==> flow/design.v (excerpt) <==
module calc_top (
   input              clk,
   input              rst,
   input      [15:0]  data_x,
   input      [1:0]   KEY,
   input      [6:0]   SW,
   output     [7:0]   HEX0,
   output     [7:0]   HEX1,
   output     [7:0]   HEX2,
   output     [7:0]   HEX3,
   output     [7:0]   HEX4,
   output     [7:0]   HEX5,
   output     [1:0]   LEDR
   );
wire [3:0] bcd2, bcd1, bcd0;
wire neg;
wire [15:0] smooth_out;
wire nothing;
wire [9:0] BCD_in;
smooth_filter my_filter (.clk(clk), .reset(rst), .in(data_x[15:0]), .SW(SW[1:0]), .out(smooth_out));
cal my_cal (.clk(clk), .KEY(KEY), .SW(SW[6:2]), .smooth_out(smooth_out), .LEDR(LEDR[1:0]), .nothing(nothing), .BCD_in(BCD_in));
bin2bcd my_bin2bcd (.bin(BCD_in), .bcd2(bcd2), .bcd1(bcd1), .bcd0(bcd0), .neg(neg));
seg7 my_seg7 (.HEX0(HEX0), .HEX1(HEX1), .HEX2(HEX2), .HEX3(HEX3), .HEX4(HEX4), .HEX5(HEX5), .clk(clk), .rst(rst), .nothing(nothing), .display({bcd2, bcd1, bcd0}), .neg(neg));
endmodule
clock: 39.2 ns
lec_check: 0
abc_area: 0
cap_margin: 40
cell_pad_in_sites_detail_placement: 2
core_margin: 8
core_utilization: 22
cts_cluster_size: 59
gpl_routability_driven: 0
max_routing_layer: met4
place_density_lb_addon: 0.24
slew_margin: 40
run.sh (not shown) runs the stock make flow with config.mk's settings and CLKGATE_MAP_FILE=.
The first run finished clean.
Change:
==> flow/config.mk (replaced) <==
export PLATFORM = sky130hd
export DESIGN_NAME = calc_top
export DESIGN_NICKNAME = calc_top
export VERILOG_FILES = /design/flow/design.v
export SDC_FILE = /design/flow/constraint.sdc
export NUM_CORES = 4
export LEC_CHECK = 0
export CAP_MARGIN = 20
export CORE_MARGIN = 2
export CORE_UTILIZATION = 40
export SLEW_MARGIN = 20
==> flow/constraint.sdc (replaced) <==
create_clock -name core_clock -period 27.2 [get_ports {clk}]
set_input_delay 5.4400 -clock core_clock [delete_from_list [all_inputs] [get_ports {clk}]]
set_output_delay 5.4400 -clock core_clock [all_outputs]
set_load 0.01 [all_outputs]
=> The new run ran to the end with no violations. Via count barely changes. Non-clock buffer count rose by 59. Final cell count came out lower by about a fifth. Die size went down by well over a third.
Change:
--- a/flow/config.mk
+++ b/flow/config.mk
@@ -7,5 +7,8 @@
 export LEC_CHECK = 0
-export CAP_MARGIN = 20
+export ABC_AREA = 1
+export CAP_MARGIN = 15
 export CORE_MARGIN = 2
-export CORE_UTILIZATION = 40
+export CORE_UTILIZATION = 68
+export SETUP_SLACK_MARGIN = 4.57
 export SLEW_MARGIN = 20
+export TNS_END_PERCENT = 5
==> flow/constraint.sdc (replaced) <==
create_clock -name core_clock -period 15.9 [get_ports {clk}]
set_input_delay 3.1800 -clock core_clock [delete_from_list [all_inputs] [get_ports {clk}]]
set_output_delay 3.1800 -clock core_clock [all_outputs]
set_load 0.01 [all_outputs]
The changed run finished but failed the layout checks on negative setup slack.
Setup slack got worse by 8.1 ns.
Clock-buffer cell count came out lower by 2.
Global-route usage rises by 21 points.
Wire length grows by well over a third.
Power rises by well over a third.
Die size drops by well over a third.
Final area rose by a few percent.
Via count came out higher by about a fifth.

========
build 6:
calc_top again, from the RTL that the note above started with.
export LEC_CHECK = 0
export ABC_AREA = 1
export CAP_MARGIN = 20
export CORE_MARGIN = 2
export CORE_UTILIZATION = 70
export CTS_CLUSTER_DIAMETER = 52
export CTS_CLUSTER_SIZE = 74
export PLACE_DENSITY = 0.35
export SETUP_SLACK_MARGIN = -0.04
export SLEW_MARGIN = 20
create_clock -name core_clock -period 20.9 [get_ports {clk}]
Although it ran to completion, build 6 produced a layout that fails the final checks because of negative setup slack.
Input-level comparison between build 62 and build 6:
Settings: CTS_CLUSTER_DIAMETER now 42, was 52; CTS_CLUSTER_SIZE now 37, was 74; CORE_UTILIZATION now 67, was 70; PLACE_DENSITY no longer set, was 0.35; SETUP_SLACK_MARGIN no longer set, was -0.04; the clock period (ns, I/O delays scaled along) now 15.4, was 20.9.
Notes after the runs:
| build 62 | all stages done | FAIL | negative setup slack |. Delta (build 62 minus build 6): global-route wire length before repair climbed 470 um; standard cell area after detailed placement now larger. Changes observed in build 62 relative to build 6: worst slack on hold paths saw a decrease, combinational share of power saw an increase. Measured against each other, build 6 and build 62 differ in final worst slack, the higher figure coming from build 6. The estimated power of build 62 ends up higher than the estimate for build 6. Diff build 6 -> build 62 | number of cells on the critical path | increase of about 2.8%. Between build 6 and build 62, area enclosed by the die boundary increased. Compared with build 6, build 62 ends up with a larger final cell area. Looking at build 6 and build 62, the summed standard-cell area reported by yosys is a wash.
For build 16, these inputs were changed with respect to build 62:
Settings: putting SETUP_SLACK_MARGIN at 4.55 where nothing was set; clearing CTS_CLUSTER_DIAMETER, which used to be 42; swapping 67 for 70 in CORE_UTILIZATION; swapping 37 for 40 in CTS_CLUSTER_SIZE; swapping 20 for 15 in CAP_MARGIN; swapping 15.4 for 15.9 in the clock period (ns, I/O delays scaled along).
==> results <==
- Comparing build 62 against build 16, there is no change at all in post-synth area from yosys stat.
- Relative to build 62, the core outline area of build 16 is lower by 1400 um2.
- Build 16 against build 62: height of the die down about 2%, die size down 4.2%, final RePlAce weighted congestion up about 3%, share of the yosys chip area belonging to registers flat, synthesized cell count flat.
- Per the comparison of build 16 with build 62, number of placement rows dropped 3.4%; post-CTS resize count lost 7.6%; simple-gate share of the synthesized area was more or less identical.
- The cell area after placement of build 16 and that of build 62 are within noise of each other.
- Build 16: aborted in global routing (tool error)
> inputs changed (build 16 -> build 56)
Settings: SETUP_SLACK_MARGIN: 4.55 -> unset; CORE_UTILIZATION: 70 -> 19; HOLD_SLACK_MARGIN: unset -> 0.02; SLEW_MARGIN: 20 -> 5; CTS_CLUSTER_SIZE: 40 -> unset; ABC_AREA: 1 -> 0; CAP_MARGIN: 15 -> 40; the clock period (ns, I/O delays scaled along): 15.9 -> 20.1.
Of build 16 and build 56, only build 16 fails to reach the end of the flow.
Build 56: area of the placeable core higher than build 16
From build 16 to build 56 the numbers moved as follows: netlist area before placement has increased, sequential element share of the synthesized area has decreased.
diff inputs: build 56 => build 71
Settings: clearing HOLD_SLACK_MARGIN, which used to be 0.02; swapping 0 for 1 in ABC_AREA; swapping 5 for 20 in SLEW_MARGIN; swapping 40 for 15 in CAP_MARGIN; swapping 19 for 65 in CORE_UTILIZATION; swapping 20.1 for 15.9 in the clock period (ns, I/O delays scaled along).
## What came out
The final report for build 71 shows a completed flow and a layout that fails verification, specifically negative setup slack. Slack of the critical path down 2890 ps in build 71 wrt build 56. Between build 56 and build 71, the CTS clock-pin slew for the worst setup and hold paths does not differ in any meaningful way. What build 71 reported for non-clock buffer count has to be multiplied by 1.3 to get the figure for build 56. Number of vias in the routed layout of build 71 falls short of that of build 56 by a few percent. The lower multi-input combinational gate total came out of build 56. On mean number of vias per cell: between build 71 and build 56, it ends up lower for build 56. Register-to-register setup slack: build 71 lower than build 56. Total power of the final layout up about 20% in build 71 wrt build 56.
Power and IR drop assume default switching activity.
